## lane 1
==> flow/design.v (excerpt) <==
module stopwatch(clk, rst, btnS, btnR, sw, an, seg);
input clk;
input rst;
input btnS, btnR;
input [7:0] sw;
output reg [3:0] an;
output reg [7:0] seg;
reg [3:0] seg_value;
wire [3:0] seg3, seg2, seg1, seg0;
reg adj_sec;
reg adj;
reg digits_on;
wire one_hz_clk;
wire two_hz_clk;
wire segment_clk;
wire blink_clk;
wire debounce_clk;
wire one_hz_rise;
wire two_hz_rise;
wire segment_rise;
wire blink_rise;
wire debounce_rise;
reg [31:0] sec_counter;
reg [1:0] seg_index;
clock #(.start_time(0), .end_time(200)) my_one_hz_clk(.in(clk), .rst(rst), .out(one_hz_clk), .rise(one_hz_rise));
clock #(.start_time(0), .end_time(100)) my_two_hz_clk(.in(clk), .rst(rst), .out(two_hz_clk), .rise(two_hz_rise));
clock #(.start_time(0), .end_time(4)) my_segment_clk(.in(clk), .rst(rst), .out(segment_clk), .rise(segment_rise));
clock #(.start_time(0), .end_time(20)) my_blink_clk(.in(clk), .rst(rst), .out(blink_clk), .rise(blink_rise));
clock #(.start_time(0), .end_time(10)) my_debounce_clk(.in(clk), .rst(rst), .out(debounce_clk), .rise(debounce_rise));
wire [1:0] next_index = seg_index + 2'd1;
assign seg0 = (sec_counter % 60)  % 10;
assign seg1 = (sec_counter % 60)  / 10;
assign seg2 = (sec_counter / 60)  % 10;
  ...
Settings: LEC_CHECK=0, ABC_AREA=1, CAP_MARGIN=20, CORE_MARGIN=2, CORE_UTILIZATION=72, CTS_CLUSTER_DIAMETER=192, CTS_CLUSTER_SIZE=99, PLACE_DENSITY=0.4, SETUP_SLACK_MARGIN=-1.54, SLEW_MARGIN=20; clock period 15.5 ns.
run.sh (not shown) runs the stock make flow with config.mk's settings and CLKGATE_MAP_FILE=.
Lane 1 is listed as incomplete: the tool reported an error in 4_1_cts and the run ended there.
#### Input delta (lane 2 over lane 1)
# lane 1
export LEC_CHECK = 0
export ABC_AREA = 1
export CAP_MARGIN = 20
export CORE_MARGIN = 2
export CORE_UTILIZATION = 72
export CTS_CLUSTER_DIAMETER = 192
export CTS_CLUSTER_SIZE = 99
export PLACE_DENSITY = 0.4
export SETUP_SLACK_MARGIN = -1.54
export SLEW_MARGIN = 20
create_clock -name core_clock -period 15.5 [get_ports {clk}]
# lane 2
export LEC_CHECK = 0
export CAP_MARGIN = 20
export CORE_MARGIN = 2
export CORE_UTILIZATION = 31
export SLEW_MARGIN = 20
create_clock -name core_clock -period 27.9 [get_ports {clk}]
Results
Lane 2 finished every stage and its layout cleared the timing, DRC and antenna checks. Lane 2 against lane 1: last weighted congestion value of the routability-driven placer lost 0.15, synthesized area per cell moved up, cell row count now larger.
> inputs changed (lane 2 -> lane 3)
# lane 2
export LEC_CHECK = 0
export CAP_MARGIN = 20
export CORE_MARGIN = 2
export CORE_UTILIZATION = 31
export SLEW_MARGIN = 20
create_clock -name core_clock -period 27.9 [get_ports {clk}]
# lane 3
export LEC_CHECK = 0
export CAP_MARGIN = 20
export CORE_ASPECT_RATIO = 1.71
export CORE_MARGIN = 2
export CORE_UTILIZATION = 66
export CTS_CLUSTER_DIAMETER = 374
export SLEW_MARGIN = 20
create_clock -name core_clock -period 19.0 [get_ports {clk}]
### Flow results
Lane 3 failed in 5_1_grt with GRT-0116. Lane 3 ended with more number of cells after detailed placement than lane 2. For synthesized area per cell, lane 3 and lane 2 come out practically identical. When the final numbers for lane 2 and lane 3 were put side by side, the floorplan core density turned out to be smaller in lane 2. Full die area for lane 3: 53000 um^2 down relative to lane 2.
What lane 4 does differently from lane 3 at the input level:
# lane 3
export LEC_CHECK = 0
export CAP_MARGIN = 20
export CORE_ASPECT_RATIO = 1.71
export CORE_MARGIN = 2
export CORE_UTILIZATION = 66
export CTS_CLUSTER_DIAMETER = 374
export SLEW_MARGIN = 20
create_clock -name core_clock -period 19.0 [get_ports {clk}]
# lane 4
export LEC_CHECK = 0
export CAP_MARGIN = 20
export CORE_MARGIN = 2
export CORE_UTILIZATION = 66
export CTS_CLUSTER_DIAMETER = 357
export CTS_CLUSTER_SIZE = 47
export SETUP_SLACK_MARGIN = -1.5
export SLEW_MARGIN = 20
create_clock -name core_clock -period 16.2 [get_ports {clk}]
--- outcome ---
Comparing lane 4 against lane 3, there is no change at all in area fraction in compound gates after synthesis. Summed standard-cell area reported by yosys: lane 4 vs lane 3 identical. Across lane 3 and lane 4, no clean finish was achieved. What ended lane 3 was a tool error in 5_1_grt; the run never finished. As the logs show, lane 4 stopped at 4_1_cts after a tool error, so it never reached the end of the flow. Re area after detailed placement: lane 3 was lower than lane 4. Diff lane 3 -> lane 4: die boundary height now smaller, share of synthesized cell area in and, or, nand and nor gates comparable. Delta (lane 4 minus lane 3): synthesized area divided by synthesized cell count barely changed; horizontal extent of the die climbed 30%; final weighted congestion in routability-driven placement climbed 0.058; fraction of synthesis flops using an asynchronous set or reset pin barely changed; half-perimeter wire length after placement climbed 5300 um. Status: die size parity (lane 4, lane 3).

---

onyx:
Starting RTL as in the previous note.
==> flow/config.mk <==
export PLATFORM = sky130hd
export DESIGN_NAME = stopwatch
export DESIGN_NICKNAME = stopwatch
export VERILOG_FILES = /design/flow/design.v
export SDC_FILE = /design/flow/constraint.sdc
export NUM_CORES = 4
export LEC_CHECK = 0
export ABC_AREA = 1
export CAP_MARGIN = 30
export CELL_PAD_IN_SITES_DETAIL_PLACEMENT = 0
export CORE_MARGIN = 2
export CORE_UTILIZATION = 65
export CTS_CLUSTER_DIAMETER = 276
export CTS_CLUSTER_SIZE = 14
export GPL_TIMING_DRIVEN = 1
export PLACE_DENSITY_LB_ADDON = 0.03
export SETUP_SLACK_MARGIN = 5.0
export SLEW_MARGIN = 5
export TNS_END_PERCENT = 85
==> flow/constraint.sdc <==
create_clock -name core_clock -period 19.1 [get_ports {clk}]
set_input_delay 3.8200 -clock core_clock [delete_from_list [all_inputs] [get_ports {clk}]]
set_output_delay 3.8200 -clock core_clock [all_outputs]
set_load 0.01 [all_outputs]
onyx finished all stages; layout check result: FAIL, due to negative setup slack.
Here is what was changed in the inputs of zinc compared with onyx.
- a change of CORE_UTILIZATION from 65 to 72
- a change of CAP_MARGIN from 30 to 15
- an added PLACE_DENSITY of 0.37
- a change of SLEW_MARGIN from 5 to 20
- a deleted PLACE_DENSITY_LB_ADDON that had been 0.03
- a change of SETUP_SLACK_MARGIN from 5.0 to 4.78
Notes after the runs:
- As the logs show, zinc stopped at 5_1_grt after a tool error, so it never reached the end of the flow.
- Diff zinc..onyx | maximum count of clock buffers along a single path | unchanged
- Looking at onyx and zinc, the number of port buffers is a wash.
- Number of synthesized flops with an enable pin: zinc vs onyx — no meaningful difference
Inputs modified between zinc and amber:
- TNS_END_PERCENT removed (was 85)
- SETUP_SLACK_MARGIN removed (was 4.78)
- PLACE_DENSITY removed (was 0.37)
- CORE_UTILIZATION changed from 72 to 40
- CTS_CLUSTER_DIAMETER removed (was 276)
- CAP_MARGIN changed from 15 to 20
- CELL_PAD_IN_SITES_DETAIL_PLACEMENT removed (was 0)
- ABC_AREA removed (was 1)
- GPL_TIMING_DRIVEN removed (was 1)
- CTS_CLUSTER_SIZE removed (was 14)
- the clock period (ns, I/O delays scaled along) changed from 19.1 to 30.0
--- outcome ---
- amber: full flow OK, the timing, DRC and antenna checks passed
- zinc never completed, since it errored out during 5_1_grt.
- Per the comparison of amber with zinc, count of mapped cells out of synthesis saw an increase; global placer's final weighted congestion saw a decrease.
- Looking at area after synthesis, amber sits above zinc.
- Number of gates resized after CTS ended up 396 lower on amber than on zinc.
- Diff zinc -> amber: die area rose by 100%; x dimension of the die rose by 83 µm; number of buffers created by CTS rose by 2; count of different cell masters after synthesis rose by 70%; average size of a mapped cell rose by about 12%.
- Looking at detailed-placement wirelength estimate across both flows, amber is the weaker of the two, with zinc ahead.
Setup changes, amber to cedar
- swapping 40 for 72 in CORE_UTILIZATION
- putting ABC_AREA at 1 where nothing was set
- swapping 30.0 for 30.2 in the clock period (ns, I/O delays scaled along)
Results
Of the two values seen for dominant non-sequential cell family after synthesis, AND-OR/OR-AND gates was produced by amber and simple AND/OR/NAND/NOR gates by cedar.
Sum of net half-perimeters after detailed placement was higher in the run labelled amber.
cedar vs amber: highest net fanout along the worst path up in cedar
Adder-cell area share of the yosys netlist: cedar > amber
Cmp amber and cedar / count of antenna diodes in the layout / lower: amber
From amber to cedar the numbers moved as follows: design area down 4300 µm²; tally of clock buffers in the finished layout saw a decrease.
Edits applied to the flow inputs when going from cedar to willow:
- a deleted ABC_AREA that had been 1
- an added MAX_ROUTING_LAYER of met4
- a change of the clock period (ns, I/O delays scaled along) from 30.2 to 19.1
==> results <==
willow failed in 5_1_grt with GRT-0116. cedar was carried through to the last stage, and its layout satisfied the timing, DRC and antenna checks. In willow the xor/xnor cell area share of the yosys netlist turned out 1.5 points higher than in cedar. Synthesized cell count ends up higher on willow. On willow: aoi/oai-family share of the synthesized area is 22 points higher than what cedar gave.
